==> flow/design.v (excerpt) <==
module aoc_day2 (
    input         clock,
    input         reset,
    input  [63:0] data_value,
    input         data_valid,
    output        data_ready,
    output        result_valid,
    output [63:0] result_value
);
Size: roughly 3100 cells after synthesis, about 400 flip-flops, ~130 I/O pins, about 24000 µm² of cells after synthesis.
Settings: LEC_CHECK=0, CAP_MARGIN=20, CORE_MARGIN=2, CORE_UTILIZATION=58, CTS_CLUSTER_SIZE=30, MIN_ROUTING_LAYER=met1, PLACE_DENSITY=0.64, SLEW_MARGIN=30, TNS_END_PERCENT=95; clock period 2.96 ns.
run.sh (not shown) runs the stock make flow with config.mk's settings and CLKGATE_MAP_FILE=.
The starting point completed, yet does not pass: negative setup slack.
Then changed:
- CORE_UTILIZATION: 58 -> 64
- CTS_CLUSTER_SIZE: 30 -> unset
- MIN_ROUTING_LAYER: met1 -> unset
- PLACE_DENSITY: 0.64 -> unset
- SLEW_MARGIN: 30 -> 20
- TNS_END_PERCENT: 95 -> unset
- clock period: 2.96 -> 5.62 ns (I/O delays scaled with it)
With this change the flow passed the timing, DRC and antenna checks.
Hold slack improved by 20 ps.
Total power drops by 54%.
Non-clock buffer count decreases by 318.
Routed wire length goes down by 9.8%.
Register-to-register slack gains 1500 ps.
Core utilization fell by 2.2 points.
Fmax is lower by 28%.
Global-route usage grows by 1.4 points.

========
aoc_day2 again, from the RTL that the note above started with.
Settings: LEC_CHECK=0, CAP_MARGIN=20, CORE_MARGIN=2, CORE_UTILIZATION=72, MAX_ROUTING_LAYER=met4, PLACE_DENSITY=0.95, SETUP_SLACK_MARGIN=0.94, SLEW_MARGIN=20; clock period 3.18 ns.
The starting point did not get past 5_1_grt.
Then changed:
- CORE_UTILIZATION: 72 -> 40
- MAX_ROUTING_LAYER: met4 -> default
- PLACE_DENSITY: 0.95 -> default
- SETUP_SLACK_MARGIN: 0.94 -> default
- clock period: 3.18 -> 3.93 ns (I/O delays scaled with it)
What happened:
- This time the run produced a clean layout
- die area goes up by 78%
- synthesized cell count is unchanged
- synthesized area is unchanged
Then changed:
- CORE_UTILIZATION: 40 -> 67
- CTS_CLUSTER_SIZE: default -> 20
- clock period: 3.93 -> 3.35 ns (I/O delays scaled with it)
After rerunning: Clock skew climbs by 0.0058 ns; synthesized cell count is unchanged; worst setup slack got worse by 0.20 ns; global-route usage rose by 13 points; non-clock buffer count rises by 48; die area went down by 40%; sequential power goes up by about 15%; count of clock-buffer cells in the layout goes down by 9; synthesized area stays the same; via count climbs by about 3.5%; design area grows by about 0.7%.

========
Setup of run R:
Starting RTL as in the previous note.
export LEC_CHECK = 0
export CAP_MARGIN = 15
export CORE_MARGIN = 2
export CORE_UTILIZATION = 72
export CTS_CLUSTER_DIAMETER = 50
export CTS_CLUSTER_SIZE = 30
export MIN_ROUTING_LAYER = met1
export PLACE_DENSITY = 0.66
export SLEW_MARGIN = 30
export TNS_END_PERCENT = 95
create_clock -name core_clock -period 3.27 [get_ports {clock}]
Changes in run C relative to run R:
Settings: clearing MIN_ROUTING_LAYER, which used to be met1; swapping 30 for 20 in SLEW_MARGIN; swapping 15 for 20 in CAP_MARGIN; clearing CTS_CLUSTER_DIAMETER, which used to be 50; swapping 72 for 40 in CORE_UTILIZATION; clearing CTS_CLUSTER_SIZE, which used to be 30; clearing TNS_END_PERCENT, which used to be 95; clearing PLACE_DENSITY, which used to be 0.66; swapping 3.27 for 5.0 in the clock period (ns, I/O delays scaled along).
Results
Reported for run C and run R, Yosys chip area turned out identical to the last digit.
Looking at total number of vias across run C and run R, the one that comes out lower is run C.
Detailed-routing iteration count for the pre-antenna-repair pass in run C vs run R: down 1
Run C — wire length about 0.8% lower, run R as reference
Chip area (run C vs. run R) increases by more than half

========
Starting RTL as in the previous note.
Design aoc_day2, start of the top module:
module aoc_day2 (
    input         clock,
    input         reset,
    input  [63:0] data_value,
    input         data_valid,
    output        data_ready,
    output        result_valid,
    output [63:0] result_value
);
    wire [1:0] debug_unused;
    aoc aoc (
        .clock        (clock),
        .reset        (reset),
        .puzzle       (5'b00100),
        .data_value   (data_value),
        .data_valid   (data_valid),
        .data_ready   (data_ready),
        .result_valid (result_valid),
        .result_value (result_value),
        .debug        (debug_unused)
    );
endmodule
make LEC_CHECK=0 ABC_AREA=1 CAP_MARGIN=20 CORE_MARGIN=2 CORE_UTILIZATION=72 CTS_CLUSTER_DIAMETER=400 CTS_CLUSTER_SIZE=95 PLACE_DENSITY=0.4 SLEW_MARGIN=20 TNS_END_PERCENT=10 finish   # period 2.17 ns
The first run aborted during 5_1_grt (GRT-0232).
Change:
- ABC_AREA: 1 -> unset
- CORE_UTILIZATION: 72 -> 68
- CTS_CLUSTER_DIAMETER: 400 -> unset
- CTS_CLUSTER_SIZE: 95 -> 41
- PLACE_DENSITY: 0.4 -> unset
- TNS_END_PERCENT: 10 -> unset
- clock period: 2.17 -> 3.22 ns (I/O delays scaled with it)
This time the run completed with no timing, DRC or antenna violations.
Die size falls by a few percent.
Synthesized area falls by roughly a tenth.
Synthesized cell count falls by a quarter to a third.
Change:
- CORE_UTILIZATION: 68 -> 72
- PLACE_DENSITY: unset -> 0.65
- SETUP_SLACK_MARGIN: unset -> 0.43
Effect: This time the run ended with an error in 5_1_grt; area after synthesis is unchanged; die area shrinks by 5.4%; synthesized cell count is unchanged.
Change:
- ABC_AREA: unset -> 1
- CORE_UTILIZATION: 72 -> 65
- CTS_CLUSTER_SIZE: 41 -> unset
- PLACE_DENSITY: 0.65 -> unset
- SETUP_SLACK_MARGIN: 0.43 -> unset
- clock period: 3.22 -> 1.14 ns (I/O delays scaled with it)
- The new run stopped in 5_1_grt (GRT-0116)
- synthesized area climbs by 14%
- die area climbs by 26%
- synthesized cell count climbs by 41%
Change:
- ABC_AREA: 1 -> unset
- CORE_UTILIZATION: 65 -> 32
- clock period: 1.14 -> 3.93 ns (I/O delays scaled with it)
The new run produced a clean layout.
Synthesized area came out lower by 12%.
Die size increases by 77%.
Synthesized cell count fell by 29%.

========
v40:
aoc_day2 again, from the RTL that the note above started with.
Settings: LEC_CHECK=0, ABC_AREA=0, CAP_MARGIN=15, CORE_MARGIN=2, CORE_UTILIZATION=72, CTS_CLUSTER_DIAMETER=400, CTS_CLUSTER_SIZE=95, PLACE_DENSITY=0.4, SLEW_MARGIN=20, TNS_END_PERCENT=10; clock period 2.17 ns.
v40: GRT-0183 in global routing -> run aborted
--- input diff v40..v53 ---
Settings: clearing TNS_END_PERCENT, which used to be 10; swapping 15 for 0 in CAP_MARGIN; clearing ABC_AREA, which used to be 0; swapping 95 for 20 in CTS_CLUSTER_SIZE; swapping 0.4 for 0.66 in PLACE_DENSITY; swapping 400 for 62 in CTS_CLUSTER_DIAMETER; swapping 2.17 for 4.47 in the clock period (ns, I/O delays scaled along).
Per the comparison of v53 with v40, count of H-tree levels built during CTS has remained practically unchanged; pre-CTS setup slack has increased; instance area after placement has decreased. Cmp v40 and v53 / number of setup buffers added after CTS / lower: v53. For v40, the flow was terminated by a tool error in global routing and produced no final design. v53 completed every stage of the flow, and the final layout passed the timing, DRC and antenna checks.
### v53 -> v44
Settings: CTS_CLUSTER_SIZE removed (was 20); CORE_UTILIZATION changed from 72 to 66; CAP_MARGIN changed from 0 to 20; PLACE_DENSITY removed (was 0.66); the clock period (ns, I/O delays scaled along) changed from 4.47 to 4.07.
- Changes observed in v44 relative to v53: fraction of power consumed by the clock network rose by 5.9 points, number of signal-net buffers in the layout rose by 10.
- On cell count, the lower figure sits with v53, not v44.
- Of the two values seen for launching instance or port of the critical path, aoc.range_counter[7] was produced by v53 and aoc._32[9] by v44.
- Logic gate share of total power: v44 vs v53 down 3.2 points
- Taking v53 as the reference point, the shortest clock period the worst path allows after layout of v44 falls by 0.17 ns.
For v38, these inputs were changed with respect to v44:
Settings: PLACE_DENSITY now 0.66, previously not set; CORE_UTILIZATION now 72, was 66; CTS_CLUSTER_SIZE now 20, previously not set; CAP_MARGIN now 40, was 20; the clock period (ns, I/O delays scaled along) now 4.48, was 4.07.
--- outcome ---
v38: done, clean on timing, DRC and antenna. v38 vs v44, data required time at the worst endpoint went up by 0.40 ns. v44 -> v38: clock power decreased by more than a quarter. When the final numbers for v44 and v38 were put side by side, the first-pass GRT wire length turned out to be greater in v44. Relative to v44, routed wire length has gone down in v38. Cmp v44 and v38 / number of buffers other than clock buffers in the final layout / higher: v44.

========
## job 2196
aoc_day2 again, from the RTL that the note above started with.
Design aoc_day2, start of the top module:
module aoc_day2 (
    input         clock,
    input         reset,
    input  [63:0] data_value,
    input         data_valid,
    output        data_ready,
    output        result_valid,
    output [63:0] result_value
);
clock: 3.06 ns
lec_check: 0
cap_margin: 20
core_margin: 2
core_utilization: 72
cts_cluster_diameter: 97
cts_cluster_size: 30
max_routing_layer: met4
min_routing_layer: met1
place_density: 0.66
slew_margin: 30
tns_end_percent: 95
Job 2196 ran in full, but the layout does not pass; the checks complain about setup timing.
diff inputs: job 2196 => job 8051
- MIN_ROUTING_LAYER: met1 -> unset
- CTS_CLUSTER_SIZE: 30 -> unset
- TNS_END_PERCENT: 95 -> unset
- SLEW_MARGIN: 30 -> 20
- CTS_CLUSTER_DIAMETER: 97 -> 62
- MAX_ROUTING_LAYER: met4 -> unset
- the clock period (ns, I/O delays scaled along): 3.06 -> 4.78
Findings:
- Job 8051 | stages: all done | timing, DRC, antenna: all pass
- Taking job 2196 as the reference, in job 8051 proportion of power drawn by flip-flops and latches shows an increase of 1.8 points, total power dropped 36%, area used by multi-input combinational logic dropped about 4%, number of global-route vias before repair -3.7%, ratio of final minimum period to clock period dropped 22 points.
- Compared with job 2196, job 8051 shows a total met2 wirelength after detailed routing that is 9.2% lower.
diff inputs: job 8051 => job 8669
- clearing CTS_CLUSTER_DIAMETER, which used to be 62
- swapping 72 for 63 in CORE_UTILIZATION
- clearing PLACE_DENSITY, which used to be 0.66
- swapping 4.78 for 5.62 in the clock period (ns, I/O delays scaled along)
==> comparison <==
What job 8669 reported for die area has to be multiplied by 0.877 to get the figure for job 8051. Relative to job 8051, count of inserted antenna diode cells has decreased by 1 in job 8669. In job 8669, detailed-route via count is lower than in job 8051. Job 8669 and job 8051 ended up with roughly the same leakage power total. Job 8669 and job 8051 ended up with nearly the same worst hold slack. For sequential fraction of design power, job 8051 and job 8669 come out practically identical. Against job 8051, average wire length per cell after detail routing in job 8669 fell by a few percent.

========
## job 246
aoc_day2 again, from the RTL that the note above started with.
==> flow/config.mk <==
export PLATFORM = sky130hd
export DESIGN_NAME = aoc_day2
export DESIGN_NICKNAME = aoc_day2
export VERILOG_FILES = /design/flow/design.v
export SDC_FILE = /design/flow/constraint.sdc
export NUM_CORES = 4
export LEC_CHECK = 0
export ABC_AREA = 0
export CAP_MARGIN = 20
export CORE_MARGIN = 2
export CORE_UTILIZATION = 41
export CTS_CLUSTER_DIAMETER = 66
export MIN_ROUTING_LAYER = met2
export PLACE_DENSITY_LB_ADDON = 0.09
export SLEW_MARGIN = 20
==> flow/constraint.sdc <==
create_clock -name core_clock -period 5.0 [get_ports {clock}]
set_input_delay 1.0000 -clock core_clock [delete_from_list [all_inputs] [get_ports {clock}]]
set_output_delay 1.0000 -clock core_clock [all_outputs]
set_load 0.01 [all_outputs]
Job 246: done, clean on timing, DRC and antenna
### job 246 -> job 6701
Settings: swapping 41 for 10 in CORE_UTILIZATION; clearing ABC_AREA, which used to be 0; clearing PLACE_DENSITY_LB_ADDON, which used to be 0.09; clearing MIN_ROUTING_LAYER, which used to be met2; clearing CTS_CLUSTER_DIAMETER, which used to be 66; swapping 5.0 for 5.62 in the clock period (ns, I/O delays scaled along).
--- outcome ---
The final layout from job 6701, which completed every stage, passed the timing, DRC and antenna checks at the end of the flow. Comparing critical path depth for job 246 and job 6701, the bigger number came from job 246. Delta (job 6701 minus job 246): fill cell instance count of the final layout now sits higher, share of synthesized cell area in and, or, nand and nor gates held steady, hold slack moved down, vias per cell lower. Clock tree cell share of total cell area was higher in the run labelled job 246. Job 6701 reports a lower power consumption than job 246 does. Between job 6701 and job 246, the combinational cell area excluding buffers and inverters figures differ only marginally. Relative to job 246, the number of buffers outside the clock class in the layout measured on job 6701 has decreased by a few percent.
diff inputs: job 6701 => job 2710
Settings: putting PLACE_DENSITY_LB_ADDON at 0.09 where nothing was set; putting CTS_CLUSTER_DIAMETER at 66 where nothing was set; putting ABC_AREA at 1 where nothing was set; swapping 10 for 40 in CORE_UTILIZATION; swapping 5.62 for 5.0 in the clock period (ns, I/O delays scaled along).
- Against job 6701 as the reference, job 2710 delivers a lower die size.
- Between job 2710 and job 6701, the clock network fraction of total power is lower for job 2710.
- Sort job 2710 and job 6701 by worst-case vdd ir drop, ascending, and job 2710 comes first.
- Diff job 6701 -> job 2710 | sum of buffers and inverters on the critical path | increase of 2
- In the tables for job 2710 and job 6701, synthesis-to-layout area growth reads higher with job 6701.
- When job 2710 is set beside job 6701, its wire length turns out to be 18% larger.
- Changes observed in job 2710 relative to job 6701: initial core utilization went up 30 points, delay of the slowest cell on the worst path went down by 0.18 ns, instance count after placement with tap cells included shows a reduction of about 17%.
The following lists how job 6436 was set up differently from job 2710:
Settings: GPL_ROUTABILITY_DRIVEN now 0, previously not set; CTS_CLUSTER_DIAMETER no longer set, was 66; CTS_CLUSTER_SIZE now 85, previously not set; MIN_ROUTING_LAYER now met1, previously not set; CELL_PAD_IN_SITES_GLOBAL_PLACEMENT now 1, previously not set; CELL_PAD_IN_SITES_DETAIL_PLACEMENT now 1, previously not set; ABC_AREA now 0, was 1; CORE_ASPECT_RATIO now 0.71, previously not set.
--- outcome ---
Job 6436 reached the final stage; the timing, DRC and antenna checks on its layout passed. Taking job 2710 as 1.0, job 6436 lands at 0.73 on post-synthesis net count. The gate count of the mapped netlist number comes out higher for job 2710 vs job 6436. Diff job 2710 -> job 6436 | portion of total power attributed to the clock network | increase of 2.3 points. Compared with job 2710, job 6436 shows a met1 wire length that is 14% lower. For the horizontal die size, job 6436 came in 11% higher than job 2710 did. Fraction of the cycle the final worst path needs (higher): job 6436. Job 6436 vs. job 2710: mean instance size in the synthesized netlist went up by 24%. Delta (job 6436 minus job 2710): power after layout shows a reduction of 3600 uW, final area shrank by 0.0036 sq mm. The lower standard cell area after detailed placement came out of job 6436.
The inputs of job 7156 differ from those of job 6436 as listed below.
Settings: SLEW_MARGIN now 40, was 20; CORE_UTILIZATION now 32, was 40; CELL_PAD_IN_SITES_GLOBAL_PLACEMENT now 0, was 1; GPL_ROUTABILITY_DRIVEN now 1, was 0; TNS_END_PERCENT now 30, previously not set; the clock period (ns, I/O delays scaled along) now 5.78, was 5.0.
- Job 7156: data arrival time of the worst path higher than job 6436
- Looking at wire length after detailed routing across job 6436 and job 7156, the one that comes out higher is job 7156.
- Part of the power in the clock network delta for job 7156 relative to job 6436: 0.6 points higher
- Looking at combinational-cell power consumption, job 7156 sits 16% lower than job 6436 does.
- Shortest period the worst path allows deteriorates in job 7156 relative to job 6436.
- Job 7156 vs job 6436 — power drawn by the clock network dropped by more than 10%
Changes in job 6202 relative to job 7156:
Settings: removing GPL_ROUTABILITY_DRIVEN (formerly 1); removing TNS_END_PERCENT (formerly 30); changing CELL_PAD_IN_SITES_GLOBAL_PLACEMENT from 0 to 1; changing ABC_AREA from 0 to 1; removing MIN_ROUTING_LAYER (formerly met1); removing CORE_ASPECT_RATIO (formerly 0.71); changing CORE_UTILIZATION from 32 to 40; changing SLEW_MARGIN from 40 to 20; removing CELL_PAD_IN_SITES_DETAIL_PLACEMENT (formerly 1); changing the clock period (ns, I/O delays scaled along) from 5.78 to 5.0.
==> results <==
Job 6202: no failed stages, no open violations at the end
Both conditions hold for job 7156: the flow ran to the end and the final layout passed the timing, DRC and antenna checks.
Re final non-filler cell total: job 7156 and job 6202 aren't equal, and the lower value belongs to job 7156.
Diff job 7156 -> job 6202: power share of the combinational group rose 5.1 points, clock skew about even, number of nets produced by synthesis rose about 38%.
No activity file was given, so power comes from the tool's default toggle rates.
